--- flow/run.sh ---
#!/bin/bash
# the make line also repeats each setting of config.mk as NAME=value (left out here)
make -C /OpenROAD-flow-scripts/flow DESIGN_CONFIG=/design/flow/config.mk WORK_HOME=/design/flow/orfs CLKGATE_MAP_FILE= finish
--- flow/config.mk ---
export PLATFORM = sky130hd
export DESIGN_NAME = ALU
export DESIGN_NICKNAME = ALU
export VERILOG_FILES = /design/flow/design.v
export SDC_FILE = /design/flow/constraint.sdc
export NUM_CORES = 4
export LEC_CHECK = 0
export ABC_AREA = 0
export CAP_MARGIN = 15
export CELL_PAD_IN_SITES_DETAIL_PLACEMENT = 0
export CORE_ASPECT_RATIO = 0.65
export CORE_MARGIN = 2
export CORE_UTILIZATION = 57
export CTS_CLUSTER_SIZE = 14
export GPL_ROUTABILITY_DRIVEN = 0
export GPL_TIMING_DRIVEN = 1
export MAX_ROUTING_LAYER = met5
export PLACE_DENSITY_LB_ADDON = 0.02
export SETUP_SLACK_MARGIN = -0.19
export SLEW_MARGIN = 35
--- flow/constraint.sdc ---
create_clock -name core_clock -period 3.77 [get_ports {i_clk}]
set_input_delay 0.7540 -clock core_clock [delete_from_list [all_inputs] [get_ports {i_clk}]]
set_output_delay 0.7540 -clock core_clock [all_outputs]
set_load 0.01 [all_outputs]
--- flow/design.v ---
module ALU #(
    parameter DATA_W = 32
)
(
    input                       i_clk,    
    input                       i_rst_n,  
    input                       i_valid,  
    input [DATA_W - 1 : 0]      i_A,      
    input [DATA_W - 1 : 0]      i_B,      
    input [         2 : 0]      i_inst,   
    output [2*DATA_W - 1 : 0]   o_data,   
    output                      o_done    
);
    parameter S_IDLE           = 2'd0;
    parameter S_ONE_CYCLE_OP   = 2'd1;
    parameter S_MULTI_CYCLE_OP = 2'd2;
    reg  [         1: 0] state, state_nxt;  
    reg  [  DATA_W-1: 0] operand_a, operand_a_nxt;
    reg  [  DATA_W-1: 0] operand_b, operand_b_nxt;
    reg  [         2: 0] inst, inst_nxt;
    wire [  DATA_W-1: 0] add_buf, sub_buf;
    reg  [  2*DATA_W: 0] shift_reg, shift_reg_nxt;
    reg                  done, done_nxt;
    reg  [         4: 0] counter;
    assign add_buf = operand_a + operand_b;
    assign sub_buf = operand_a - operand_b;
    assign o_data = shift_reg[ 2*DATA_W-1: 0];
    assign o_done = done;
    always @(*) begin
        if (i_valid) begin
            operand_a_nxt = i_A;
            operand_b_nxt = i_B;
            inst_nxt      = i_inst;
        end
        else begin
            operand_a_nxt = operand_a;
            operand_b_nxt = operand_b;
            inst_nxt      = inst;
        end
    end
    always @(*) begin
        case(state)
            S_IDLE           :  begin
                if (i_valid) state_nxt = (i_inst >= 6 ) ? S_MULTI_CYCLE_OP : S_ONE_CYCLE_OP;
                else state_nxt = state;
            end
            S_ONE_CYCLE_OP   :  state_nxt = S_IDLE;
            S_MULTI_CYCLE_OP :  state_nxt = (counter == 31) ? S_IDLE : state;           
            default : state_nxt = state;
        endcase
    end
    always @(posedge i_clk) begin 
        counter <= (state == S_MULTI_CYCLE_OP) ? counter + 5'd1 : 5'd0;
    end
    always @(*) begin
        shift_reg_nxt = shift_reg;
        case (state)
            S_IDLE          : begin
                shift_reg_nxt = 65'b0;
                done_nxt = 1'b0;
            end
            S_ONE_CYCLE_OP  : begin
                case (inst)
                    3'd0    : begin
                        if ((operand_a[DATA_W-1] == 1) && (operand_b[DATA_W-1] == 1) && (add_buf[DATA_W-1] == 0))
                            shift_reg_nxt[31:0] = {1'b1, 31'b0};
                        else if ((operand_a[DATA_W-1] == 0) && (operand_b[DATA_W-1] == 0) && (add_buf[DATA_W-1] == 1))
                            shift_reg_nxt[31:0] = {1'b0, {31{1'b1}}};
                        else
                            shift_reg_nxt[31:0] = add_buf;
                    end
                    3'd1    : begin
                        if ((operand_a[DATA_W-1] == 1) && (operand_b[DATA_W-1] == 0) && (sub_buf[DATA_W-1] == 0))
                            shift_reg_nxt[31:0] = {1'b1, 31'b0};
                        else if ((operand_a[DATA_W-1] == 0) && (operand_b[DATA_W-1] == 1) && (sub_buf[DATA_W-1] == 1))
                            shift_reg_nxt[31:0] = {1'b0, {31{1'b1}}};
                        else
                            shift_reg_nxt[31:0] = sub_buf;
                    end
                    3'd2    : shift_reg_nxt[31:0] = operand_a & operand_b;
                    3'd3    : shift_reg_nxt[31:0] = operand_a | operand_b;
                    3'd4    : shift_reg_nxt[31:0] = ($signed(operand_a) < $signed(operand_b)) ? 32'd1 : 32'd0;
                    3'd5    : shift_reg_nxt[31:0] = $signed(operand_a) >>> $signed(operand_b);
                    default : shift_reg_nxt[31:0] = shift_reg[31:0];
                endcase
                shift_reg_nxt[64:32] = 33'b0;
                done_nxt = 1'b1;
            end
            S_MULTI_CYCLE_OP: begin
                case (inst)
                    3'd6    : begin
                        if (counter == 0)
                            shift_reg_nxt[31:0] = operand_a;
                        else
                            shift_reg_nxt[31:0] = shift_reg[31:0];
                        if(shift_reg_nxt[0] == 1)
                            shift_reg_nxt[64:32] = shift_reg[63:32] + operand_b;
                        else
                            shift_reg_nxt[64:32] = shift_reg[63:32];
                        shift_reg_nxt = shift_reg_nxt >> 1;
                        if (counter == 31) 
                            done_nxt = 1'b1;
                        else 
                            done_nxt = 1'b0;
                    end
                    3'd7    :begin
                        if (counter == 0) begin
                            if ((operand_b == 1) && (operand_a[31] == 1)) begin
                                shift_reg_nxt[31:1] = operand_a[30:0];
                                shift_reg_nxt[32] = 0;
                                shift_reg_nxt[0] = 1;
                            end
                            else begin
                                shift_reg_nxt[32:1] = operand_a;
                                shift_reg_nxt[0] = 0;
                            end
                            shift_reg_nxt[63:33] = shift_reg[63:33];
                        end
                        else begin
                            if (shift_reg[63:32] >= operand_b) begin
                                shift_reg_nxt[63:32] = shift_reg[63:32] - operand_b;
                                shift_reg_nxt[0] = 1;
                            end
                            else begin
                                shift_reg_nxt[63:32] = shift_reg[63:32];
                                shift_reg_nxt[0] = 0;
                            end
                            shift_reg_nxt[31:1] = shift_reg[31:1];
                        end
                        if (counter == 31) 
                            done_nxt = 1'b1;
                        else begin
                            shift_reg_nxt = shift_reg_nxt << 1;
                            done_nxt = 1'b0;
                        end
                    end
                    default :begin
                        shift_reg_nxt = shift_reg;
                        done_nxt = done;
                    end
                endcase
            end
            default : begin
                shift_reg_nxt = shift_reg;
                done_nxt = 1'b0;
            end
        endcase
    end
    always @(posedge i_clk or negedge i_rst_n) begin
        if(!i_rst_n) begin 
            done <= 0;
        end
        else begin
            done <= done_nxt;
        end
    end
    always @(posedge i_clk or negedge i_rst_n) begin
        if (!i_rst_n) begin
            state       <= S_IDLE;
            operand_a   <= 0;
            operand_b   <= 0;
            inst        <= 0;
            shift_reg   <= 0;
        end
        else begin
            state       <= state_nxt;
            operand_a   <= operand_a_nxt;
            operand_b   <= operand_b_nxt;
            inst        <= inst_nxt;
            shift_reg   <= shift_reg_nxt;
        end
    end
endmodule
==> reports/metrics.cfg, run 1 <==
[clock_tree]
path_clk_slew_ns=0.07
clk_latency_ns=0.46
htreeDepth=4
post_cts_buffers=0
numCtsBuffers=17
cts_hold_buf=0
cts.sinks=140
cts_resized=0
cts_tree=built
cts_root_buf=clkbuf_16
clock_path_buffers=2

[synth]
floorplan.nets=2695
top_area_cell=dfrtp_1
ys_top_cells_by_count=nand2_1, o21ai_0, a21oi_1, nor2_1, ha_1
yosys_cells=2456
yosys_warnings=1
ys_sh_xor_pct=4.75
compound_area_share_pct=32.3
logic_family=AND-OR/OR-AND gates
synth_top_area_share_pct=18.2
yosys_area_mm2=0.0184
ys_top_cells_by_area=dfrtp_1, ha_1, o21ai_0, a21oi_1, nand2_1
ys_types=105
yosysMostFrequentCell=nand2_1
ys_seq_share_pct=18.9
synth_area_mm2=0.0184
ys_sh_mux_pct=6.54
async_flop_share_pct=96.4
ys_seq_elements=140
edf_count=0
ys_dominant_reg_cell=dfrtp_1
syn_avg_cell_area_um2=7.50
simple_gate_share_pct=18.4
synthCells=2456
adder_share_pct=11.6

[job]
tool_warnings=124
max-cap-violations=0

[worst_setup_path]
r2r_cells=12
crit_path_start_kind=flop
critical_path_buf_inv_count=2
cp_slowest_stage_delay_ns=0.51
crit_path_end_kind=flop
endpoint=shift_reg[4]
path_depth=12
path_cells=inv_1, ha_1, a21oi_1, o31ai_1, a41o_1, and4b_1, o31ai_2, o31ai_4, buf_4, nand2_1, a211oi_1, o31ai_2
crit_fanout=19
crit_start=operand_b[23]
critPathArrivalTime_ns=4.20
critPathKind=reg -> reg
crit_top_cell=o31ai_2
r2r_end=shift_reg[4]
r2r_slack_ns=-0.11
r2r-start=operand_b[23]
slowest_stage=dfrtp_1
worstPathRequired_ns=4.09
cp_top_family=AND-OR/OR-AND gates

[power]
power.density_mw_per_mm2=593
internal_power_w=0.00618
pg_clk_w=0.00177
comb_power_share_pct=66.5
seq_power_share_pct=19.5
irDropWorstVdd_mv=0.401
p_clk_share_pct=14.1
maxPowerGroup=combinational logic
swShare_pct=50.8
comb_power_w=0.00836
p_sw_w=0.00639
powerSeq_w=0.00245
p_leak_nw=9.10

[die]
fp_util_pct=57.4
die_h_um=149
die_area_mm2=0.0338
die_width_um=227
ios=135
rows=53
core_area_mm2=0.0321

[timing]
period_minus_slack_ns=3.88
skew_ns=0.0141
setup_viol_count_final=22
period_used_pct=103
tightest_slew_ns=0.822
setup_ws_ns=-0.108
finalMaxSlewViolations=0
fmax_mhz=258
relSlewSlack_pct=45.2
hold_viol_final=0

[hold_path]
hold_path.class=in -> async

[placement]
placed_area_mm2=0.0206
dp.final_hpwl_mm=59.2
port_buffers=134
dp_slack_ns=-0.163

[cells_and_area]
fin_util_pct=66.0
final_cell_area_mm2=0.0212
layout.nets=2809
syn_to_final_growth_pct=15.0
fillerInstances=2851

[run_status]
check.faults=negative setup slack
status=failed layout checks

[route]
first_pass_iters=13
vias_per_cell=7.01
drc=0
routed_wl_mm=77.4
drtIter0Drc=3816
ant_nets=0
routedWlPerCell_um=25.6
routed-via-count=21200

[global_routing]
grt_max_degree=72
grt_pass1_wl_mm=115
grt.total_usage_pct=45.0
grt_antenna_before_repair=1
gr-total-overflow=0
grt_pass1_vias=18800

## cell type report
class	instances	area [um^2]	area share [%]
Clock inverter	14	146	0.691
Multi-Input combinational cell	2000	13600	64.3
Tap cell	440	551	2.60
Clock buffer	18	429	2.02
Antenna cell	1	2.50	0.0118
Sequential cell	140	3480	16.4
Timing Repair Buffer	272	2430	11.4
Inverter	139	524	2.47
## through the flow
step                      cells  TNS (ns)  hold WS, ns  power, W
after global placement     2991    -0.192        0.435    0.0103
final                      3024    -0.903        0.293    0.0126
after detailed placement   2991    -0.737        0.444    0.0104
after global routing       3023     -3.41        0.341    0.0132
after CTS                  3023    -0.788        0.333    0.0122
after floorplan            2456    -0.430        0.414   0.00748
## layer usage
layer,vias up,track usage [%],share of wire [%]
met2,1823,60.6,38
met4,2,18.7,5.4
met1,9857,64.5,41
met5,-,1.03,0.059
met3,350,15.3,16
li1,9157,-,-
==> run 2, diff against run 1 <==
ABC_AREA = unset   (was 0)
CAP_MARGIN = 20   (was 15)
CELL_PAD_IN_SITES_DETAIL_PLACEMENT = unset   (was 0)
CORE_ASPECT_RATIO = unset   (was 0.65)
CORE_UTILIZATION = 71   (was 57)
CTS_CLUSTER_DIAMETER = 79   (was unset)
CTS_CLUSTER_SIZE = 40   (was 14)
GPL_ROUTABILITY_DRIVEN = unset   (was 0)
GPL_TIMING_DRIVEN = unset   (was 1)
MAX_ROUTING_LAYER = unset   (was met5)
PLACE_DENSITY_LB_ADDON = 0.28   (was 0.02)
SETUP_SLACK_MARGIN = unset   (was -0.19)
SLEW_MARGIN = 5   (was 35)
TNS_END_PERCENT = 65   (was unset)
clock period = 3.59 ns   (was 3.77 ns; I/O delays follow)
==> reports/metrics.cfg, run 2 <==
[clock_tree]
numCtsBuffers=17
htreeDepth=4
cts_root_buf=clkbuf_16
cts.sinks=140
cts_hold_buf=0
clock_path_buffers=2

[synth]
synthCells=2456
ys_sh_xor_pct=4.75
compound_area_share_pct=32.3
yosysMostFrequentCell=nand2_1
synth_area_mm2=0.0184
yosys_cells=2456
floorplan.nets=2695
ys_seq_elements=140
yosys_area_mm2=0.0184
ys_top_cells_by_count=nand2_1, o21ai_0, a21oi_1, nor2_1, ha_1
ys_top_cells_by_area=dfrtp_1, ha_1, o21ai_0, a21oi_1, nand2_1
yosys_warnings=1
syn_avg_cell_area_um2=7.50
top_area_cell=dfrtp_1
synth_top_area_share_pct=18.2
async_flop_share_pct=96.4
ys_dominant_reg_cell=dfrtp_1
ys_types=105
simple_gate_share_pct=18.4
edf_count=0
logic_family=AND-OR/OR-AND gates
ys_sh_mux_pct=6.54
adder_share_pct=11.6
ys_seq_share_pct=18.9

[placement]
dp.final_hpwl_mm=56.0
port_buffers=134
place_congestion=1.31
placed_area_mm2=0.0208
dp_slack_ns=0.0715

[die]
die_width_um=165
core_area_mm2=0.0253
die_area_mm2=0.0273
die_h_um=165
rows=58
fp_util_pct=72.8
ios=135

[global_routing]
grt.total_usage_pct=66.8
gr-total-overflow=4

[run_status]
stop_stage=global routing
error_message=[ERROR GRT-0232] Routing congestion too high. Check the congestion heatmap in the GUI.
status=aborted with a tool error

[run 2: per-stage QoR]
step	total power, W	std cells	utilization, %
after detailed placement	0.0109	2921	82.0
after CTS	0.0129	2953	84.3
after floorplan	0.00785	2456	-
after global placement	0.0106	2921	82.0
[run 2: layer usage]
metal  track usage, %  overflow
met1             71.9         0
met2             83.0         3
met3             50.2         0
met4             56.1         1
met5             20.1         0
[run 2: repair_timing]
action	4_1_cts
setup endpoints to repair	1
setup buffers	0
cloned	0
gates resized	1
==> run 3, diff against run 2 <==
ABC_AREA = 1   (was unset)
CELL_PAD_IN_SITES_GLOBAL_PLACEMENT = 2   (was unset)
CORE_UTILIZATION = 37   (was 71)
CTS_CLUSTER_DIAMETER = 107   (was 79)
CTS_CLUSTER_SIZE = 12   (was 40)
GPL_TIMING_DRIVEN = 0   (was unset)
MAX_ROUTING_LAYER = met5   (was unset)
PLACE_DENSITY_LB_ADDON = unset   (was 0.28)
SLEW_MARGIN = 20   (was 5)
TNS_END_PERCENT = unset   (was 65)
clock period = 5.54 ns   (was 3.59 ns; I/O delays follow)
==> reports/metrics.cfg, run 3 <==
[die]
die_width_um=234
ios=135
die_h_um=234
die_area_mm2=0.0548
rows=84
fp_util_pct=37.3
core_area_mm2=0.0524

[timing]
period_minus_slack_ns=5.37
rsz0062_at_grt=no
setup_viol_count_final=0
skew_ns=0.0167
hold_viol_final=0
setup_ws_ns=0.171
relSlewSlack_pct=28.0
finalMaxSlewViolations=0
fmax_mhz=186
period_used_pct=96.9
tightest_slew_ns=1.07

[synth]
logic_family=simple AND/OR/NAND/NOR gates
adder_share_pct=11.0
async_flop_share_pct=96.4
ys_seq_elements=140
syn_avg_cell_area_um2=6.17
top_area_cell=dfrtp_1
ys_seq_share_pct=17.8
simple_gate_share_pct=34.7
ys_sh_mux_pct=0
synth_top_area_share_pct=17.1
synth_area_mm2=0.0196
yosys_area_mm2=0.0196
yosys_warnings=1
ys_types=68
floorplan.nets=3413
yosys_cells=3174
ys_top_cells_by_count=nand2_1, nand3_1, inv_1, nor2_1, o21ai_0
edf_count=0
synthCells=3174
ys_sh_xor_pct=3.85
compound_area_share_pct=22.0
ys_dominant_reg_cell=dfrtp_1
yosysMostFrequentCell=nand2_1
ys_top_cells_by_area=dfrtp_1, nand2_1, ha_1, nand3_1, o21ai_0

[clock_tree]
htreeDepth=4
cts_root_buf=clkbuf_16
cts_resized=0
cts.sinks=140
numCtsBuffers=17
clock_path_buffers=2
clk_latency_ns=0.46
cts_hold_buf=0
path_clk_slew_ns=0.07
cts_tree=built
post_cts_buffers=0

[route]
routedWlPerCell_um=27.3
vias_per_cell=5.94
drc=0
ant_nets=0
routed-via-count=23900
routed_wl_mm=110
drtIter0Drc=2610
first_pass_iters=9

[power]
internal_power_w=0.00385
swShare_pct=55.2
powerSeq_w=0.00174
irDropWorstVdd_mv=0.245
pg_clk_w=0.00117
p_leak_nw=10.5
comb_power_share_pct=66.2
power.density_mw_per_mm2=384
p_sw_w=0.00475
p_clk_share_pct=13.6
maxPowerGroup=combinational logic
seq_power_share_pct=20.2
comb_power_w=0.00569

[hold_path]
min_delay_path_depth=1
worst_hold_startpoint=counter[0]
holdPathEnd=counter[0]
hold_path.class=reg -> reg

[worst_setup_path]
critical_path_buf_inv_count=6
critPathArrivalTime_ns=5.69
crit_start=operand_b[3]
cp_slowest_stage_delay_ns=0.56
crit_path_end_kind=flop
r2r_slack_ns=0.17
r2r_end=shift_reg[30]
r2r_cells=21
path_depth=21
cp_top_family=buffers and inverters
worstPathRequired_ns=5.87
critPathKind=reg -> reg
crit_fanout=12
slowest_stage=clkbuf_1
endpoint=shift_reg[30]
r2r-start=operand_b[3]
path_cells=clkbuf_1, inv_1, buf_1, ha_1, inv_2, nand2_1, inv_1, nand3_1, nand2_2, nand2_1, nand2_2, nand3_2, nand2_1, nand2_1, nand3_1, buf_2, nand2_1, o21ai_0, nand3_1, nand2_1, a21boi_1
crit_top_cell=nand2_1
crit_path_start_kind=flop

[placement]
dp.final_hpwl_mm=92.0
place_congestion=1.01
port_buffers=133
post-place-cells=3996
dp_slack_ns=0.300

[cells_and_area]
layout.nets=3566
stdcell_count=4029
syn_to_final_growth_pct=14.3
fin_util_pct=42.7
fillerInstances=5783

[global_routing]
grt_antenna_before_repair=2
grt_pass1_wl_mm=156
grt_pass1_vias=22800
gr-total-overflow=0
grt.total_usage_pct=39.6
grt_max_degree=84

[job]
tool_warnings=126
max-cap-violations=0

[run_status]
status=finished clean

## run 3: metrics by stage
step                hold slack (ns)  cell area [um^2]  setup TNS [ns]  total power [W]
finish                        0.468             22400               0          0.00860
global route                  0.492             22400               0          0.00908
CTS                           0.469             22400               0          0.00842
detailed placement            0.455             21800               0          0.00725
global placement              0.447             21800         -321.51          0.00725
floorplan                     0.430             19600               0          0.00501
## run 3: routing by layer
layer / vias to the layer above / wire length (um) / global-route usage (%)
li1: 10900 / - / -
met5: - / 13 / 0
met2: 1294 / 50000 / 64.8
met4: 2 / 7550 / 23.2
met3: 281 / 8620 / 5.74
met1: 11500 / 43700 / 49.5
## run 3: layout make-up
type	count	area, um^2	area share (%)
flip-flops and latches	140	3480	15.5
clock inverters	15	140	0.626
inverters	303	1140	5.09
multi-input cells	2553	14000	62.7
diodes	1	2.50	0.0112
well taps	688	861	3.84
clock buffers	17	425	1.90
repair buffers	134	1360	6.09
plain buffers	178	946	4.22
==> run 4, diff against run 3 <==
ABC_AREA = unset   (was 1)
CAP_MARGIN = 0   (was 20)
CORE_UTILIZATION = 36   (was 37)
CTS_CLUSTER_DIAMETER = 351   (was 107)
CTS_CLUSTER_SIZE = 100   (was 12)
GPL_TIMING_DRIVEN = unset   (was 0)
MAX_ROUTING_LAYER = unset   (was met5)
PLACE_DENSITY = 0.89   (was unset)
TNS_END_PERCENT = 30   (was unset)
clock period = 7.0 ns   (was 5.54 ns; I/O delays follow)
==> reports/metrics.cfg, run 4 <==
[run_status]
status=finished clean

[synth]
ys_types=105
synthCells=2456
yosys_warnings=1
syn_avg_cell_area_um2=7.50
ys_sh_xor_pct=4.75
top_area_cell=dfrtp_1
ys_top_cells_by_count=nand2_1, o21ai_0, a21oi_1, nor2_1, ha_1
yosysMostFrequentCell=nand2_1
floorplan.nets=2695
ys_dominant_reg_cell=dfrtp_1
yosys_area_mm2=0.0184
synth_area_mm2=0.0184
simple_gate_share_pct=18.4
synth_top_area_share_pct=18.2
compound_area_share_pct=32.3
yosys_cells=2456
logic_family=AND-OR/OR-AND gates
ys_top_cells_by_area=dfrtp_1, ha_1, o21ai_0, a21oi_1, nand2_1
async_flop_share_pct=96.4
ys_sh_mux_pct=6.54
adder_share_pct=11.6
ys_seq_share_pct=18.9
ys_seq_elements=140
edf_count=0

[route]
first_pass_iters=6
dr_wl_met2_mm=35.1
diodes=0
wl_met1_mm=37.3
drc=0
vias_per_cell=6.29
ant_nets=0
drtIter0Drc=2310
routed-via-count=19800
routed_wl_mm=82.6
routedWlPerCell_um=26.2
top_layer=met4
dr_wl_met3_mm=6.82

[power]
swShare_pct=51.3
irDropWorstVdd_mv=0.220
seq_power_share_pct=21.4
maxPowerGroup=combinational logic
p_clk_share_pct=15.1
power.density_mw_per_mm2=314
internal_power_w=0.00316
comb_power_w=0.00412
powerSeq_w=0.00139
p_sw_w=0.00333
pg_clk_w=0.000980
comb_power_share_pct=63.5
p_leak_nw=8.60

[die]
die_h_um=230
core_area_mm2=0.0504
rows=82
die_width_um=230
fp_util_pct=36.6
die_area_mm2=0.0530
ios=135

[clock_tree]
cts_root_buf=clkbuf_16
post_cts_buffers=0
cts_hold_buf=0
numCtsBuffers=17
clock_path_buffers=2
path_clk_slew_ns=0.09
cts_tree=built
clk_latency_ns=0.52
cts.sinks=140
cts_resized=0
htreeDepth=4

[placement]
dp.final_hpwl_mm=62.2
dp_slack_ns=1.77
place_congestion=0.999
post-place-cells=3119
port_buffers=134

[worst_setup_path]
crit_start=operand_b[5]
path_depth=13
path_cells=clkinv_1, ha_1, o21ai_1, a21oi_1, o2111ai_2, a2111oi_4, o21ai_2, nand2_2, xnor2_1, a31o_1, buf_4, nor2_1, o32a_1
critical_path_buf_inv_count=2
r2r_slack_ns=1.63
endpoint=shift_reg[30]
slowest_stage=a31o_1
r2r-start=operand_b[5]
cp_top_family=AND-OR/OR-AND gates
critPathKind=reg -> reg
r2r_end=shift_reg[30]
r2r_cells=13
cp_slowest_stage_delay_ns=0.80
critPathArrivalTime_ns=5.78
crit_path_start_kind=flop
crit_fanout=16
crit_path_end_kind=flop
worstPathRequired_ns=7.41

[timing]
setup_ws_ns=1.63
timing.setup.tns_ns=0
hold_viol_final=0
relSlewSlack_pct=21.8
hold_slack_ns=0.467
period_used_pct=76.7
period_minus_slack_ns=5.37
skew_ns=0.0253
rsz0062_at_grt=no
setup_viol_count_final=0
tightest_slew_ns=1.17
fmax_mhz=186
finalMaxSlewViolations=0

[cells_and_area]
fillerInstances=5240
fin_util_pct=41.0
stdcell_count=3151
syn_to_final_growth_pct=12.1
layout.nets=2705

[hold_path]
hold_path.class=reg -> reg
holdPathEnd=counter[0]
worst_hold_startpoint=counter[0]
min_delay_path_depth=1

[global_routing]
grt.total_usage_pct=30.7
grt_max_degree=84
grt_pass1_wl_mm=123
grt_antenna_before_repair=0
gr-total-overflow=0
grt_pass1_vias=18700

[job]
max-cap-violations=0
tool_warnings=124

==> run 4: routing by layer <==
layer / vias up / global-route usage (%)
li1: 8933 / -
met1: 9707 / 43.8
met2: 1024 / 45.4
met3: 148 / 5.02
met4: 0 / 13.5
met5: - / 0
==> run 4: final cells by class <==
class	instances	area, um^2	share of cell area, %
clock buffer	19	443	2.14
inverter	139	524	2.54
timing repair buffer	168	1600	7.73
sequential	140	3480	16.9
clock inverter	13	145	0.703
multi-input combinational	2000	13600	65.9
tap	672	841	4.07
==> run 4: per-stage QoR <==
step / area, um^2 / power [W]
after global placement: 20100 / 0.00541
after CTS: 20600 / 0.00643
after floorplan: 18400 / 0.00403
after global routing: 20600 / 0.00691
final: 20600 / 0.00649
after detailed placement: 20100 / 0.00542
==> run 5, diff against run 4 <==
CAP_MARGIN = 15   (was 0)
CELL_PAD_IN_SITES_GLOBAL_PLACEMENT = unset   (was 2)
CORE_ASPECT_RATIO = 0.5   (was unset)
CORE_UTILIZATION = 72   (was 36)
CTS_CLUSTER_DIAMETER = 354   (was 351)
CTS_CLUSTER_SIZE = 99   (was 100)
PLACE_DENSITY = 0.37   (was 0.89)
SETUP_SLACK_MARGIN = 0.52   (was unset)
TNS_END_PERCENT = unset   (was 30)
clock period = 3.66 ns   (was 7.0 ns; I/O delays follow)
==> reports/metrics.cfg, run 5 <==
[synth]
ys_seq_elements=140
ys_seq_share_pct=18.9
top_area_cell=dfrtp_1
ys_types=105
ys_top_cells_by_area=dfrtp_1, ha_1, o21ai_0, a21oi_1, nand2_1
floorplan.nets=2695
syn_avg_cell_area_um2=7.50
synth_top_area_share_pct=18.2
yosys_cells=2456
ys_dominant_reg_cell=dfrtp_1
simple_gate_share_pct=18.4
compound_area_share_pct=32.3
edf_count=0
ys_sh_mux_pct=6.54
synthCells=2456
yosys_warnings=1
yosys_area_mm2=0.0184
adder_share_pct=11.6
logic_family=AND-OR/OR-AND gates
ys_top_cells_by_count=nand2_1, o21ai_0, a21oi_1, nor2_1, ha_1
ys_sh_xor_pct=4.75
async_flop_share_pct=96.4
yosysMostFrequentCell=nand2_1
synth_area_mm2=0.0184

[die]
die_area_mm2=0.0270
die_width_um=230
core_area_mm2=0.0252
fp_util_pct=73.2
ios=135
rows=41
die_h_um=117

[clock_tree]
htreeDepth=4
clock_path_buffers=2
cts_hold_buf=0
numCtsBuffers=17
cts.sinks=140
cts_root_buf=clkbuf_16

[placement]
place_congestion=1.28
post-place-cells=2924
port_buffers=134
dp_slack_ns=-0.0856
dp.final_hpwl_mm=57.1

[global_routing]
gr-total-overflow=826
grt.total_usage_pct=95.2

[run_status]
error_message=[ERROR GRT-0232] Routing congestion too high. Check the congestion heatmap in the GUI.
status=aborted with a tool error
stop_stage=global routing

-- run 5: layer usage --
layer	overflow	global-route usage (%)
met3	72	86.1
met4	240	104
met2	415	107
met5	14	75.5
met1	85	90.8
-- run 5: metrics by stage --
stage | total power, W | instance area, um^2
3_3_place_gp | 0.0105 | 20900
2_1_floorplan | 0.00781 | 18700
4_1_cts | 0.0131 | 22900
3_5_place_dp | 0.0107 | 20900
-- run 5: repair_timing --
item,4_1_cts
buffers inserted,67
resized,209
endpoints found under the hold margin,0
cloned,7
setup endpoints to repair,64
pin swaps,60
==> run 6, diff against run 5 <==
ABC_AREA = 0   (was unset)
CELL_PAD_IN_SITES_DETAIL_PLACEMENT = 0   (was unset)
CORE_ASPECT_RATIO = 1.02   (was 0.5)
CORE_UTILIZATION = 71   (was 72)
CTS_CLUSTER_DIAMETER = 362   (was 354)
CTS_CLUSTER_SIZE = 14   (was 99)
GPL_ROUTABILITY_DRIVEN = 1   (was unset)
GPL_TIMING_DRIVEN = 1   (was unset)
MAX_ROUTING_LAYER = met5   (was unset)
PLACE_DENSITY = 0.78   (was 0.37)
SETUP_SLACK_MARGIN = -0.06   (was 0.52)
SLEW_MARGIN = 35   (was 20)
clock period = 3.62 ns   (was 3.66 ns; I/O delays follow)
==> reports/metrics.cfg, run 6 <==
[global_routing]
grt_pass1_vias=20300
grt_max_degree=73
grt_antenna_before_repair=2
gr-total-overflow=0
grt.total_usage_pct=54.4
grt_pass1_wl_mm=115

[synth]
yosysMostFrequentCell=nand2_1
ys_sh_xor_pct=4.75
ys_types=105
ys_seq_share_pct=18.9
synth_area_mm2=0.0184
yosys_warnings=1
synth_top_area_share_pct=18.2
async_flop_share_pct=96.4
yosys_area_mm2=0.0184
ys_top_cells_by_area=dfrtp_1, ha_1, o21ai_0, a21oi_1, nand2_1
adder_share_pct=11.6
simple_gate_share_pct=18.4
ys_sh_mux_pct=6.54
ys_dominant_reg_cell=dfrtp_1
logic_family=AND-OR/OR-AND gates
top_area_cell=dfrtp_1
edf_count=0
synthCells=2456
floorplan.nets=2695
yosys_cells=2456
compound_area_share_pct=32.3
ys_seq_elements=140
syn_avg_cell_area_um2=7.50
ys_top_cells_by_count=nand2_1, o21ai_0, a21oi_1, nor2_1, ha_1

[timing]
setup_viol_count_final=3
hold_viol_final=0
fmax_mhz=275
skew_ns=0.0167
period_used_pct=101
relSlewSlack_pct=41.0
finalMaxSlewViolations=0
tightest_slew_ns=0.885
setup_ws_ns=-0.0219
period_minus_slack_ns=3.64

[route]
diodes=0
first_pass_iters=22
drtIter0Drc=4401
ant_nets=0
drc=0
routedWlPerCell_um=25.9
routed_wl_mm=76.2
routed-via-count=22200
vias_per_cell=7.53

[clock_tree]
numCtsBuffers=17
clock_path_buffers=2
cts_tree=built
cts_root_buf=clkbuf_16
path_clk_slew_ns=0.07
clk_latency_ns=0.45
htreeDepth=4
cts.sinks=140

[worst_setup_path]
r2r-start=operand_b[19]
cp_slowest_stage_delay_ns=0.53
path_depth=14
endpoint=shift_reg[21]
crit_fanout=20
worstPathRequired_ns=3.94
r2r_cells=14
critical_path_buf_inv_count=3
critPathKind=reg -> reg
slowest_stage=a2111oi_2
critPathArrivalTime_ns=3.97
crit_top_cell=buf_12
cp_top_family=AND-OR/OR-AND gates
r2r_end=shift_reg[21]
crit_start=operand_b[19]
crit_path_end_kind=flop
path_cells=clkinvlp_4, buf_12, ha_1, nand2b_1, a21oi_1, o31ai_1, a41o_1, and4b_1, o211a_1, o31ai_4, buf_12, nand2_1, a2111oi_2, o31ai_2
r2r_slack_ns=-0.02
crit_path_start_kind=flop

[die]
core_area_mm2=0.0255
die_width_um=164
ios=135
fp_util_pct=72.1
rows=59
die_h_um=167
die_area_mm2=0.0273

[power]
internal_power_w=0.00645
power.density_mw_per_mm2=617
powerSeq_w=0.00252
p_leak_nw=9.26
p_clk_share_pct=13.4
irDropWorstVdd_mv=0.511
swShare_pct=51.1
comb_power_share_pct=67.5
p_sw_w=0.00675
pg_clk_w=0.00176
maxPowerGroup=combinational logic
comb_power_w=0.00891
seq_power_share_pct=19.1

[cells_and_area]
syn_to_final_growth_pct=16.1
fillerInstances=1676
layout.nets=2834
stdcell_count=2943

[hold_path]
hold_path.class=in -> async

[placement]
port_buffers=134
post-place-cells=2906
dp_slack_ns=0.00126
place_congestion=1.23
dp.final_hpwl_mm=55.1

[run_status]
status=failed layout checks
check.faults=negative setup slack

[job]
max-cap-violations=0
tool_warnings=126

[run 6: cell type report]
| class | instances | area, um^2 | area share [%] |
|---|---|---|---|
| Tap cell | 335 | 419 | 1.96 |
| Clock buffer | 18 | 439 | 2.05 |
| Timing Repair Buffer | 297 | 2700 | 12.6 |
| Sequential cell | 140 | 3490 | 16.3 |
| Inverter | 139 | 536 | 2.50 |
| Multi-Input combinational cell | 2000 | 13700 | 64.1 |
| Clock inverter | 14 | 109 | 0.509 |
[run 6: what timing repair did]
action                                  4_1_cts  5_1_grt
resized                                       0       38
hold buffers                                  0        0
buffers inserted                              0        4
endpoints found under the setup margin        0       60
[run 6: stage by stage]
| step | setup TNS [ns] | instance area, um^2 | hold slack [ns] | util (%) | total power [W] |
|---|---|---|---|---|---|
| after floorplan | -0.193 | 18400 | 0.414 | - | 0.00779 |
| after global placement | 0 | 20700 | 0.430 | 80.9 | 0.0106 |
| after detailed placement | 0 | 20700 | 0.443 | 80.9 | 0.0107 |
| after CTS | -0.203 | 21200 | 0.216 | 83.0 | 0.0126 |
| after global routing | -3.47 | 21400 | 0.222 | 83.8 | 0.0137 |
| final | -0.0441 | 21400 | 0.189 | 83.8 | 0.0132 |
[run 6: layer usage]
metal | share of wire, % | global-route usage [%] | vias to the layer above
met5 | 0 | 0.545 | -
met4 | 10 | 38.2 | 0
met3 | 17 | 22.0 | 724
met2 | 39 | 75.7 | 2318
met1 | 34 | 68.1 | 9921
li1 | - | - | 9210
==> run 7, diff against run 6 <==
CELL_PAD_IN_SITES_DETAIL_PLACEMENT = 1   (was 0)
CORE_ASPECT_RATIO = 0.5   (was 1.02)
CORE_MARGIN = 3   (was 2)
CORE_UTILIZATION = 43   (was 71)
CTS_CLUSTER_DIAMETER = 333   (was 362)
CTS_CLUSTER_SIZE = 34   (was 14)
GPL_ROUTABILITY_DRIVEN = 0   (was 1)
PLACE_DENSITY = unset   (was 0.78)
PLACE_DENSITY_LB_ADDON = 0.3   (was unset)
SETUP_SLACK_MARGIN = -0.19   (was -0.06)
TNS_END_PERCENT = 40   (was unset)
clock period = 3.77 ns   (was 3.62 ns; I/O delays follow)
==> reports/metrics.cfg, run 7 <==
[run_status]
status=failed layout checks
check.faults=negative setup slack

[power]
p_sw_w=0.00712
p_leak_nw=9.17
powerSeq_w=0.00254
irDropWorstVdd_mv=0.402
internal_power_w=0.00630
maxPowerGroup=combinational logic
comb_power_w=0.00892
seq_power_share_pct=18.9
power.total_w=0.0134
pg_clk_w=0.00195
swShare_pct=53.1
p_clk_share_pct=14.6
comb_power_share_pct=66.5
power.density_mw_per_mm2=621

[placement]
post-place-cells=3125
port_buffers=134
dp.final_hpwl_mm=68.1
placed_area_mm2=0.0208

[synth]
synth_area_mm2=0.0184
compound_area_share_pct=32.3
synth_top_area_share_pct=18.2
yosys_warnings=1
yosys_area_mm2=0.0184
logic_family=AND-OR/OR-AND gates
floorplan.nets=2695
ys_top_cells_by_area=dfrtp_1, ha_1, o21ai_0, a21oi_1, nand2_1
ys_top_cells_by_count=nand2_1, o21ai_0, a21oi_1, nor2_1, ha_1
ys_sh_xor_pct=4.75
yosys_cells=2456
top_area_cell=dfrtp_1
ys_types=105
ys_seq_elements=140
syn_avg_cell_area_um2=7.50
ys_sh_mux_pct=6.54
ys_seq_share_pct=18.9
adder_share_pct=11.6
ys_dominant_reg_cell=dfrtp_1
yosysMostFrequentCell=nand2_1
edf_count=0
synthCells=2456
async_flop_share_pct=96.4
simple_gate_share_pct=18.4

[die]
fp_util_pct=44.6
rows=52
die_width_um=299
core_area_mm2=0.0413
die_h_um=152
die_area_mm2=0.0455
ios=135

[route]
first_pass_iters=28
drc=0
ant_nets=0
routed-via-count=23300
routedWlPerCell_um=31.3
drtIter0Drc=4417
vias_per_cell=7.36
routed_wl_mm=99.0

[cells_and_area]
stdcell_count=3163
fillerInstances=5025
fin_util_pct=52.2
regArea_mm2=0.00349
syn_to_final_growth_pct=17.1
final_cell_area_mm2=0.0216
combGateArea_mm2=0.0137
layout.nets=2820

[worst_setup_path]
r2r_end=shift_reg[30]
cp_top_family=AND-OR/OR-AND gates
critPathKind=reg -> reg
cp_slowest_stage_delay_ns=0.78
endpoint=shift_reg[30]
path_depth=13
critical_path_buf_inv_count=2
path_cells=inv_1, ha_1, buf_4, nor2b_1, o21ai_0, a21oi_1, o311ai_0, a31oi_1, a211o_1, o22ai_1, xnor2_1, a211oi_1, o32a_1
r2r_cells=13
critPathArrivalTime_ns=4.63
r2r_slack_ns=-0.48
worstPathRequired_ns=4.15
crit_start=operand_a[21]
crit_fanout=9
slowest_stage=dfrtp_1
crit_path_end_kind=flop
r2r-start=operand_a[21]
crit_path_start_kind=flop

[clock_tree]
cts_root_buf=clkbuf_16
cts_hold_buf=0
clk_latency_ns=0.50
clock_path_buffers=2
htreeDepth=4
numCtsBuffers=17
path_clk_slew_ns=0.08
cts.sinks=140
cts_tree=built

[timing]
relSlewSlack_pct=28.3
period_minus_slack_ns=4.25
fmax_mhz=236
hold_viol_final=0
timing.setup.tns_ns=-6.70
setup_ws_ns=-0.475
rsz0062_at_grt=yes
tightest_slew_ns=1.07
finalMaxSlewViolations=0
skew_ns=0.0213
setup_viol_count_final=49
period_used_pct=113

[global_routing]
grt_pass1_vias=23500
grt.total_usage_pct=41.0
grt_pass1_wl_mm=144
grt_max_degree=86
grt_antenna_before_repair=4
gr-total-overflow=0

[job]
max-cap-violations=0
tool_warnings=125

[hold_path]
hold_path.class=in -> async

[run 7: repair_timing]
| action | 4_1_cts | 5_1_grt |
|---|---|---|
| endpoints found under the setup margin | 2 | 43 |
| buffers inserted | 0 | 3 |
| resized | 5 | 32 |
| pin swaps | 0 | 1 |
[run 7: metal layers]
layer	vias up	track usage (%)	wire (um)
li1	9166	-	-
met1	11200	48.3	34700
met2	2138	59.0	39700
met3	801	19.7	16100
met4	10	26.3	8070
met5	-	3.62	420
[run 7: area by class of cell]
| class | instances | area share [%] |
|---|---|---|
| diodes | 2 | 0.0232 |
| clock buffers | 18 | 1.99 |
| clock inverters | 14 | 0.858 |
| inverters | 139 | 2.50 |
| multi-input cells | 2000 | 63.5 |
| flip-flops and latches | 140 | 16.2 |
| well taps | 567 | 3.29 |
| repair buffers | 283 | 11.7 |
[run 7: metrics by stage]
| stage | hold slack [ns] | setup slack [ns] |
|---|---|---|
| 6_report | 0.196 | -0.475 |
| 4_1_cts | 0.205 | -0.131 |
| 3_5_place_dp | 0.440 | -0.0957 |
| 5_1_grt | 0.228 | -0.470 |
| 2_1_floorplan | 0.414 | -0.0735 |
| 3_3_place_gp | 0.433 | 0.101 |
==> run 8, diff against run 7 <==
ABC_AREA = 1   (was 0)
CELL_PAD_IN_SITES_DETAIL_PLACEMENT = unset   (was 1)
CORE_ASPECT_RATIO = unset   (was 0.5)
CORE_MARGIN = 2   (was 3)
CORE_UTILIZATION = 72   (was 43)
CTS_CLUSTER_DIAMETER = 354   (was 333)
CTS_CLUSTER_SIZE = 99   (was 34)
GPL_ROUTABILITY_DRIVEN = unset   (was 0)
GPL_TIMING_DRIVEN = unset   (was 1)
MAX_ROUTING_LAYER = unset   (was met5)
PLACE_DENSITY = 0.37   (was unset)
PLACE_DENSITY_LB_ADDON = unset   (was 0.3)
SETUP_SLACK_MARGIN = -0.1   (was -0.19)
SLEW_MARGIN = 20   (was 35)
TNS_END_PERCENT = 5   (was 40)
clock period = 2.96 ns   (was 3.77 ns; I/O delays follow)
==> reports/metrics.cfg, run 8 <==
[placement]
place_congestion=1.38
port_buffers=134
dp_slack_ns=-0.296
dp.final_hpwl_mm=66.9

[synth]
ys_types=68
ys_seq_elements=140
simple_gate_share_pct=34.7
ys_top_cells_by_count=nand2_1, nand3_1, inv_1, nor2_1, o21ai_0
top_area_cell=dfrtp_1
logic_family=simple AND/OR/NAND/NOR gates
yosys_area_mm2=0.0196
ys_sh_xor_pct=3.85
ys_seq_share_pct=17.8
edf_count=0
synth_area_mm2=0.0196
adder_share_pct=11.0
syn_avg_cell_area_um2=6.17
compound_area_share_pct=22.0
floorplan.nets=3413
yosys_cells=3174
ys_sh_mux_pct=0
yosys_warnings=1
synthCells=3174
async_flop_share_pct=96.4
ys_dominant_reg_cell=dfrtp_1
yosysMostFrequentCell=nand2_1
synth_top_area_share_pct=17.1
ys_top_cells_by_area=dfrtp_1, nand2_1, ha_1, nand3_1, o21ai_0

[die]
rows=60
die_area_mm2=0.0285
die_width_um=169
die_h_um=169
ios=135
core_area_mm2=0.0268
fp_util_pct=73.1

[clock_tree]
numCtsBuffers=17
cts.sinks=140
post_cts_buffers=0
cts_hold_buf=0
htreeDepth=4
clock_path_buffers=2
cts_root_buf=clkbuf_16

[run_status]
stop_stage=global routing
status=aborted with a tool error

[run 8: timing repair]
item,CTS
endpoints found under the setup margin,15
endpoints found under the hold margin,0
gates resized,6
cloned,0
[run 8: through the flow]
step	cells	cell area [um^2]	power (W)	TNS, ns
floorplan	3174	19600	0.00939	-3.28
global placement	3762	22800	0.0132	-0.903
detailed placement	3762	22800	0.0136	-1.90
CTS	3794	23400	0.0162	-0.903
==> run 9, diff against run 8 <==
ABC_AREA = unset   (was 1)
CAP_MARGIN = 20   (was 15)
CELL_PAD_IN_SITES_DETAIL_PLACEMENT = 2   (was unset)
CORE_MARGIN = 7   (was 2)
CORE_UTILIZATION = 59   (was 72)
CTS_CLUSTER_DIAMETER = unset   (was 354)
CTS_CLUSTER_SIZE = unset   (was 99)
GPL_ROUTABILITY_DRIVEN = 0   (was unset)
MIN_ROUTING_LAYER = met2   (was unset)
PLACE_DENSITY = unset   (was 0.37)
SETUP_SLACK_MARGIN = unset   (was -0.1)
TNS_END_PERCENT = unset   (was 5)
clock period = 7.0 ns   (was 2.96 ns; I/O delays follow)
==> reports/metrics.cfg, run 9 <==
[die]
fp_util_pct=60.1
die_width_um=191
core_area_mm2=0.0307
die_area_mm2=0.0364
rows=64
die_h_um=191
ios=135

[synth]
top_area_cell=dfrtp_1
adder_share_pct=11.6
ys_top_cells_by_count=nand2_1, o21ai_0, a21oi_1, nor2_1, ha_1
yosys_cells=2456
ys_types=105
yosys_area_mm2=0.0184
ys_seq_elements=140
yosysMostFrequentCell=nand2_1
synth_area_mm2=0.0184
floorplan.nets=2695
edf_count=0
logic_family=AND-OR/OR-AND gates
compound_area_share_pct=32.3
simple_gate_share_pct=18.4
yosys_warnings=1
ys_sh_xor_pct=4.75
ys_seq_share_pct=18.9
async_flop_share_pct=96.4
ys_top_cells_by_area=dfrtp_1, ha_1, o21ai_0, a21oi_1, nand2_1
ys_sh_mux_pct=6.54
syn_avg_cell_area_um2=7.50
ys_dominant_reg_cell=dfrtp_1
synthCells=2456
synth_top_area_share_pct=18.2

[run_status]
stop_stage=detailed placement
error_message=[ERROR DPL-0033] detailed placement checks failed during check placement.
status=aborted with a tool error

[placement]
port_buffers=134

[run 9: metrics by stage]
step / instance area [um^2] / hold WS [ns] / cells
2_1_floorplan: 18400 / 0.414 / 2456
3_3_place_gp: 19700 / 0.433 / 2841
==> run 10, diff against run 9 <==
CAP_MARGIN = 40   (was 20)
CELL_PAD_IN_SITES_DETAIL_PLACEMENT = unset   (was 2)
CORE_ASPECT_RATIO = 0.87   (was unset)
CORE_MARGIN = 2   (was 7)
CORE_UTILIZATION = 72   (was 59)
CTS_CLUSTER_DIAMETER = 27   (was unset)
CTS_CLUSTER_SIZE = 17   (was unset)
GPL_ROUTABILITY_DRIVEN = unset   (was 0)
MIN_ROUTING_LAYER = unset   (was met2)
PLACE_DENSITY_LB_ADDON = 0.0   (was unset)
SETUP_SLACK_MARGIN = 0.47   (was unset)
clock period = 1.64 ns   (was 7.0 ns; I/O delays follow)
==> reports/metrics.cfg, run 10 <==
[run_status]
status=aborted with a tool error
stop_stage=detailed placement
error_message=[ERROR DPL-0038] Utilization greater than 100%, impossible to legalize

[die]
ios=135
rows=54
die_area_mm2=0.0269
fp_util_pct=73.3
core_area_mm2=0.0251
die_width_um=176
die_h_um=153

[synth]
ys_sh_mux_pct=6.54
synthCells=2456
ys_seq_share_pct=18.9
yosysMostFrequentCell=nand2_1
ys_types=105
yosys_area_mm2=0.0184
yosys_cells=2456
adder_share_pct=11.6
syn_avg_cell_area_um2=7.50
async_flop_share_pct=96.4
ys_dominant_reg_cell=dfrtp_1
ys_sh_xor_pct=4.75
ys_seq_elements=140
ys_top_cells_by_area=dfrtp_1, ha_1, o21ai_0, a21oi_1, nand2_1
logic_family=AND-OR/OR-AND gates
synth_top_area_share_pct=18.2
ys_top_cells_by_count=nand2_1, o21ai_0, a21oi_1, nor2_1, ha_1
simple_gate_share_pct=18.4
edf_count=0
yosys_warnings=1
compound_area_share_pct=32.3
floorplan.nets=2695
top_area_cell=dfrtp_1
synth_area_mm2=0.0184

[placement]
place_congestion=1.34
port_buffers=134

-- run 10: metrics by stage --
| stage | worst slack (ns) | setup TNS, ns | instance area, um^2 | total power [W] | instances |
|---|---|---|---|---|---|
| 2_1_floorplan | -1.62 | -92.31 | 18900 | 0.0177 | 2456 |
| 3_3_place_gp | -1.90 | -101.37 | 25900 | 0.0279 | 3533 |
==> run 11, diff against run 10 <==
CAP_MARGIN = 20   (was 40)
CORE_ASPECT_RATIO = 0.74   (was 0.87)
CORE_UTILIZATION = 15   (was 72)
CTS_CLUSTER_DIAMETER = unset   (was 27)
CTS_CLUSTER_SIZE = unset   (was 17)
GPL_ROUTABILITY_DRIVEN = 0   (was unset)
HOLD_SLACK_MARGIN = -0.06   (was unset)
MAX_ROUTING_LAYER = met4   (was unset)
MIN_ROUTING_LAYER = met2   (was unset)
PLACE_DENSITY_LB_ADDON = 0.01   (was 0.0)
SETUP_SLACK_MARGIN = unset   (was 0.47)
clock period = 7.84 ns   (was 1.64 ns; I/O delays follow)
==> reports/metrics.cfg, run 11 <==
[run_status]
status=finished clean

[clock_tree]
htreeDepth=4
cts_tree=built
clk_latency_ns=0.58
post_cts_buffers=0
clock_path_buffers=2
path_clk_slew_ns=0.09
cts_resized=0
cts_hold_buf=0
numCtsBuffers=17
cts.sinks=140
cts_root_buf=clkbuf_16

[cells_and_area]
regArea_mm2=0.00348
fillerInstances=13900
combGateArea_mm2=0.0136
syn_to_final_growth_pct=19.3
layout.nets=2712

[power]
seq_power_share_pct=20.4
comb_power_share_pct=64.9
power.density_mw_per_mm2=299
irDropWorstVdd_mv=0.222
powerSeq_w=0.00134
pg_clk_w=0.000965
comb_power_w=0.00427
maxPowerGroup=combinational logic
p_sw_w=0.00373
p_leak_nw=8.63
internal_power_w=0.00285
p_clk_share_pct=14.7
swShare_pct=56.7

[worst_setup_path]
cp_top_family=simple AND/OR/NAND/NOR gates
endpoint=shift_reg[63]
slowest_stage=clkinv_1
crit_fanout=11
r2r_cells=12
r2r_end=shift_reg[63]
crit_path_end_kind=flop
worstPathRequired_ns=8.31
r2r-start=operand_b[5]
path_cells=clkinv_1, ha_1, o21ai_0, nor2b_1, nor4_1, nand4b_1, and4_1, o31ai_1, a31oi_1, xnor2_1, o221ai_1, a32o_1
r2r_slack_ns=1.68
crit_path_start_kind=flop
critPathArrivalTime_ns=6.63
path_depth=12
cp_slowest_stage_delay_ns=0.88
critPathKind=reg -> reg
critical_path_buf_inv_count=1
crit_start=operand_b[5]

[route]
drc=0
routed_wl_mm=129
first_pass_iters=8
routedWlPerCell_um=31.2
drtIter0Drc=3511
routed-via-count=27400
vias_per_cell=6.63
ant_nets=0

[die]
rows=110
die_h_um=306
core_area_mm2=0.122
fp_util_pct=15.1
ios=135
die_area_mm2=0.126
die_width_um=411

[timing]
period_minus_slack_ns=6.16
setup_viol_count_final=0
timing.setup.tns_ns=0
skew_ns=0.0251
fmax_mhz=162
tightest_slew_ns=1.24
rsz0062_at_grt=no
setup_ws_ns=1.68
period_used_pct=78.5
finalMaxSlewViolations=0
relSlewSlack_pct=17.7
hold_viol_final=0

[hold_path]
min_delay_path_depth=1
hold_path.class=reg -> reg
worst_hold_startpoint=counter[0]
holdPathEnd=counter[0]

[global_routing]
gr-total-overflow=0
grt_max_degree=74
grt.total_usage_pct=32.1
grt_util_met2_pct=31.2
busiest_layer=met3
grtUsageMet1_pct=0
grt_pass1_vias=31600
grt_antenna_before_repair=3
grt_use_met3_pct=50.0
grt_pass1_wl_mm=176

[job]
tool_warnings=124
max-cap-violations=0

[synth]
async_flop_share_pct=96.4
yosys_cells=2456
logic_family=AND-OR/OR-AND gates
yosys_area_mm2=0.0184
ys_top_cells_by_count=nand2_1, o21ai_0, a21oi_1, nor2_1, ha_1
floorplan.nets=2695
simple_gate_share_pct=18.4
yosysMostFrequentCell=nand2_1
ys_sh_xor_pct=4.75
edf_count=0
ys_sh_mux_pct=6.54
synthCells=2456
ys_seq_elements=140
ys_seq_share_pct=18.9
ys_types=105
yosys_warnings=1
compound_area_share_pct=32.3
synth_area_mm2=0.0184
syn_avg_cell_area_um2=7.50
ys_dominant_reg_cell=dfrtp_1
ys_top_cells_by_area=dfrtp_1, ha_1, o21ai_0, a21oi_1, nand2_1
top_area_cell=dfrtp_1
synth_top_area_share_pct=18.2
adder_share_pct=11.6

[placement]
dp_slack_ns=2.24
port_buffers=134
dp.final_hpwl_mm=96.0

## run 11: metrics by stage
step	total power, W	util (%)	hold slack (ns)	area, um^2	cells
finish	0.00658	18.0	0.460	22000	4138
global placement	0.00549	17.5	0.445	21300	4077
CTS	0.00641	18.0	0.467	21900	4109
global route	0.00705	18.0	0.512	22000	4125
detailed placement	0.00541	17.5	0.452	21300	4077
floorplan	0.00359	-	0.414	18400	2456
## run 11: area by class of cell
cell class              count  share of cell area [%]
multi-input cells        2000                    62.1
flip-flops and latches    140                    15.8
well taps                1624                    9.24
repair buffers            175                    7.48
inverters                 139                    2.38
clock buffers              23                    2.13
clock inverters             9                   0.518
diodes                     28                   0.319
## run 11: routing by layer
layer / wire (um) / part of all wire, %
met5: 0 / 0
met2: 58100 / 45
met1: 0 / 0
met4: 5240 / 4.1
met3: 65600 / 51
==> run 12, diff against run 11 <==
ABC_AREA = 0   (was unset)
CAP_MARGIN = 15   (was 20)
CELL_PAD_IN_SITES_DETAIL_PLACEMENT = 0   (was unset)
CORE_ASPECT_RATIO = 0.65   (was 0.74)
CORE_UTILIZATION = 72   (was 15)
CTS_CLUSTER_SIZE = 14   (was unset)
GPL_TIMING_DRIVEN = 1   (was unset)
HOLD_SLACK_MARGIN = unset   (was -0.06)
MIN_ROUTING_LAYER = unset   (was met2)
PLACE_DENSITY_LB_ADDON = 0.02   (was 0.01)
SETUP_SLACK_MARGIN = -0.19   (was unset)
SLEW_MARGIN = 35   (was 20)
clock period = 5.72 ns   (was 7.84 ns; I/O delays follow)
==> reports/metrics.cfg, run 12 <==
[clock_tree]
htreeDepth=4
numCtsBuffers=17
cts_resized=0
cts.sinks=140
cts_tree=built
path_clk_slew_ns=0.06
post_cts_buffers=0
clk_latency_ns=0.49
cts_hold_buf=0
cts_root_buf=clkbuf_16
clock_path_buffers=2

[synth]
adder_share_pct=11.6
yosys_warnings=1
synth_area_mm2=0.0184
ys_sh_mux_pct=6.54
edf_count=0
syn_avg_cell_area_um2=7.50
logic_family=AND-OR/OR-AND gates
ys_sh_xor_pct=4.75
yosysMostFrequentCell=nand2_1
synth_top_area_share_pct=18.2
ys_types=105
yosys_area_mm2=0.0184
ys_top_cells_by_count=nand2_1, o21ai_0, a21oi_1, nor2_1, ha_1
ys_seq_share_pct=18.9
ys_top_cells_by_area=dfrtp_1, ha_1, o21ai_0, a21oi_1, nand2_1
async_flop_share_pct=96.4
top_area_cell=dfrtp_1
ys_seq_elements=140
yosys_cells=2456
compound_area_share_pct=32.3
ys_dominant_reg_cell=dfrtp_1
simple_gate_share_pct=18.4
synthCells=2456
floorplan.nets=2695

[power]
comb_power_share_pct=64.2
p_clk_share_pct=15.2
p_sw_w=0.00425
maxPowerGroup=combinational logic
pg_clk_w=0.00125
swShare_pct=51.9
seq_power_share_pct=20.6
irDropWorstVdd_mv=0.343
power.density_mw_per_mm2=404
p_leak_nw=8.63
comb_power_w=0.00526
internal_power_w=0.00394
powerSeq_w=0.00169

[worst_setup_path]
r2r_cells=12
r2r_end=shift_reg[57]
worstPathRequired_ns=6.10
crit_top_cell=o21ai_0
critical_path_buf_inv_count=1
cp_slowest_stage_delay_ns=0.68
crit_path_start_kind=flop
path_cells=clkinv_1, ha_1, o21ai_0, nor2b_1, nor4_1, nand4b_1, a31oi_1, a41oi_1, xnor2_1, nand3_1, a21o_1, o21ai_0
critPathArrivalTime_ns=5.05
cp_top_family=AND-OR/OR-AND gates
critPathKind=reg -> reg
r2r-start=operand_b[5]
path_depth=12
crit_path_end_kind=flop
crit_start=operand_b[5]
crit_fanout=11
slowest_stage=ha_1
endpoint=shift_reg[57]
r2r_slack_ns=1.05

[global_routing]
grt_max_degree=102
gr-total-overflow=0
grt_pass1_wl_mm=114
grt_antenna_before_repair=2
grt_pass1_vias=19400
grt.total_usage_pct=56.9

[timing]
finalMaxSlewViolations=0
setup_ws_ns=1.05
hold_slack_ns=0.470
tightest_slew_ns=1.07
rsz0062_at_grt=no
timing.setup.tns_ns=0
hold_viol_final=0
fmax_mhz=214
period_minus_slack_ns=4.67
skew_ns=0.0137
period_used_pct=81.7
relSlewSlack_pct=28.3
setup_viol_count_final=0

[die]
die_width_um=202
fp_util_pct=72.9
die_h_um=133
ios=135
die_area_mm2=0.0269
core_area_mm2=0.0253
rows=47

[hold_path]
holdPathEnd=counter[0]
min_delay_path_depth=1
worst_hold_startpoint=counter[0]
hold_path.class=reg -> reg

[route]
vias_per_cell=7.72
wl_met1_mm=26.9
routedWlPerCell_um=27.2
dr_wl_met2_mm=27.7
drc=0
drtIter0Drc=5190
first_pass_iters=17
ant_nets=0
routed-via-count=21800
top_layer=met4
routed_wl_mm=76.8
dr_wl_met3_mm=16.4

[cells_and_area]
fillerInstances=1795
layout.nets=2705
syn_to_final_growth_pct=10.1
fin_util_pct=80.3
combGateArea_mm2=0.0136
regArea_mm2=0.00348

[job]
max-cap-violations=0
tool_warnings=125

[run_status]
status=finished clean

[placement]
dp_slack_ns=1.43
dp.final_hpwl_mm=54.6
port_buffers=134

run 12: metal layers:
metal,vias to the layer above,GRT usage (%)
met5,-,-
met4,0,27.1
met3,648,32.6
met2,2458,71.3
met1,9783,72.0
li1,8929,-
run 12: through the flow:
stage               instances  total power (W)  cell area, um^2
global placement         2789          0.00640            19600
finish                   2825          0.00819            20300
CTS                      2821          0.00780            20300
floorplan                2456          0.00493            18400
global route             2824          0.00843            20300
detailed placement       2789          0.00654            19600
run 12: final cells by class:
class,count,area share [%]
Antenna cell,3,0.0370
Clock buffer,19,2.23
Clock inverter,13,0.814
Inverter,139,2.58
Multi-Input combinational cell,2000,67.1
Sequential cell,140,17.2
Tap cell,343,2.11
Timing Repair Buffer,168,7.98
==> run 13, diff against run 12 <==
ABC_AREA = unset   (was 0)
CELL_PAD_IN_SITES_DETAIL_PLACEMENT = 2   (was 0)
CELL_PAD_IN_SITES_GLOBAL_PLACEMENT = 1   (was unset)
CORE_ASPECT_RATIO = 1.83   (was 0.65)
CORE_MARGIN = 6   (was 2)
CORE_UTILIZATION = 17   (was 72)
CTS_CLUSTER_DIAMETER = 278   (was unset)
CTS_CLUSTER_SIZE = 61   (was 14)
MAX_ROUTING_LAYER = unset   (was met4)
MIN_ROUTING_LAYER = met2   (was unset)
PLACE_DENSITY = 0.36   (was unset)
PLACE_DENSITY_LB_ADDON = unset   (was 0.02)
SETUP_SLACK_MARGIN = 0.7   (was -0.19)
SLEW_MARGIN = 30   (was 35)
TNS_END_PERCENT = 65   (was unset)
clock period = 4.83 ns   (was 5.72 ns; I/O delays follow)
==> reports/metrics.cfg, run 13 <==
[clock_tree]
htreeDepth=4
path_clk_slew_ns=0.08
clock_path_buffers=2
cts_root_buf=clkbuf_16
cts_hold_buf=0
cts.sinks=140
numCtsBuffers=17
clk_latency_ns=0.55
cts_tree=built

[synth]
syn_avg_cell_area_um2=7.50
ys_types=105
simple_gate_share_pct=18.4
adder_share_pct=11.6
synthCells=2456
compound_area_share_pct=32.3
async_flop_share_pct=96.4
yosys_warnings=1
floorplan.nets=2695
yosys_cells=2456
yosys_area_mm2=0.0184
ys_sh_mux_pct=6.54
synth_top_area_share_pct=18.2
ys_top_cells_by_count=nand2_1, o21ai_0, a21oi_1, nor2_1, ha_1
ys_sh_xor_pct=4.75
ys_top_cells_by_area=dfrtp_1, ha_1, o21ai_0, a21oi_1, nand2_1
yosysMostFrequentCell=nand2_1
ys_seq_elements=140
top_area_cell=dfrtp_1
edf_count=0
ys_dominant_reg_cell=dfrtp_1
logic_family=AND-OR/OR-AND gates
synth_area_mm2=0.0184
ys_seq_share_pct=18.9

[route]
routedWlPerCell_um=31.4
routed_wl_mm=125
vias_per_cell=7.08
first_pass_iters=6
routed-via-count=28200
drc=0
drtIter0Drc=4573
ant_nets=0

[worst_setup_path]
crit_path_start_kind=flop
critPathKind=reg -> reg
critical_path_buf_inv_count=2
cp_slowest_stage_delay_ns=0.74
cp_top_family=AND-OR/OR-AND gates
worstPathRequired_ns=5.27
slowest_stage=a221oi_1
endpoint=shift_reg[2]
path_cells=nor4_4, buf_4, and4_1, a21oi_1, buf_4, a31oi_1, and2_1, a31oi_1, a221oi_1, a2111oi_2, o31ai_2
crit_start=operand_b[6]
r2r_slack_ns=0.70
r2r_end=shift_reg[2]
r2r-start=operand_b[6]
crit_path_end_kind=flop
crit_fanout=10
r2r_cells=11
path_depth=11
critPathArrivalTime_ns=4.58

[die]
die_h_um=457
die_area_mm2=0.117
ios=135
core_area_mm2=0.107
rows=162
fp_util_pct=17.2
die_width_um=255

[timing]
relSlewSlack_pct=35.7
finalMaxSlewViolations=0
hold_slack_ns=0.463
timing.setup.tns_ns=0
tightest_slew_ns=0.958
skew_ns=0.0225
setup_viol_count_final=0
rsz0062_at_grt=yes
period_minus_slack_ns=4.13
period_used_pct=85.5
hold_viol_final=0
fmax_mhz=242

[power]
p_leak_nw=9.14
power.density_mw_per_mm2=473
irDropWorstVdd_mv=0.311
comb_power_w=0.00737
comb_power_share_pct=67.9
internal_power_w=0.00493
swShare_pct=54.6
seq_power_share_pct=18.2
pg_clk_w=0.00150
maxPowerGroup=combinational logic
p_sw_w=0.00592
powerSeq_w=0.00198
p_clk_share_pct=13.8

[run_status]
status=finished clean

[global_routing]
grt_pass1_wl_mm=177
grt_max_degree=89
grt_pass1_vias=32800
grt_antenna_before_repair=1
grt.total_usage_pct=31.8
gr-total-overflow=0

[cells_and_area]
layout.nets=2805
syn_to_final_growth_pct=24.4
combGateArea_mm2=0.0140
regArea_mm2=0.00350
fillerInstances=12500

[job]
max-cap-violations=0
tool_warnings=127

[hold_path]
hold_path.class=reg -> reg
holdPathEnd=counter[0]
worst_hold_startpoint=counter[0]
min_delay_path_depth=1

[placement]
dp.final_hpwl_mm=96.8
port_buffers=134

## run 13: metal layers
| metal | vias up | global-route usage, % | routed length, um |
|---|---|---|---|
| met5 | - | 6.43 | 754 |
| met4 | 24 | 7.78 | 9790 |
| met3 | 784 | 37.8 | 45500 |
| met2 | 9047 | 41.7 | 69200 |
| met1 | 9290 | - | 0 |
| li1 | 9069 | - | - |
## run 13: area by class of cell
cell class | count | area share, %
antenna | 14 | 0.153
tap | 1394 | 7.61
inverter | 139 | 2.37
timing repair buffer | 268 | 10.8
multi-input combinational | 2000 | 61.3
clock buffer | 25 | 2.07
sequential | 140 | 15.3
clock inverter | 7 | 0.502
## run 13: metrics by stage
step	area [um^2]	total power, W	setup WS, ns	util [%]	std cells
global route	22900	0.0115	0.551	21.4	3978
global placement	21700	0.00883	0.241	20.2	3922
finish	22900	0.0109	0.700	21.4	3987
CTS	22400	0.0105	0.613	20.9	3956
floorplan	18400	0.00583	0.987	-	2456
detailed placement	21700	0.00889	0.186	20.2	3922
## run 13: timing repair
action                     4_1_cts  5_1_grt
setup endpoints to repair       47       62
gates resized                   24       77
pin swaps                        1       13
buffers inserted                 2       14
Power is estimated from default activity; no workload was simulated.
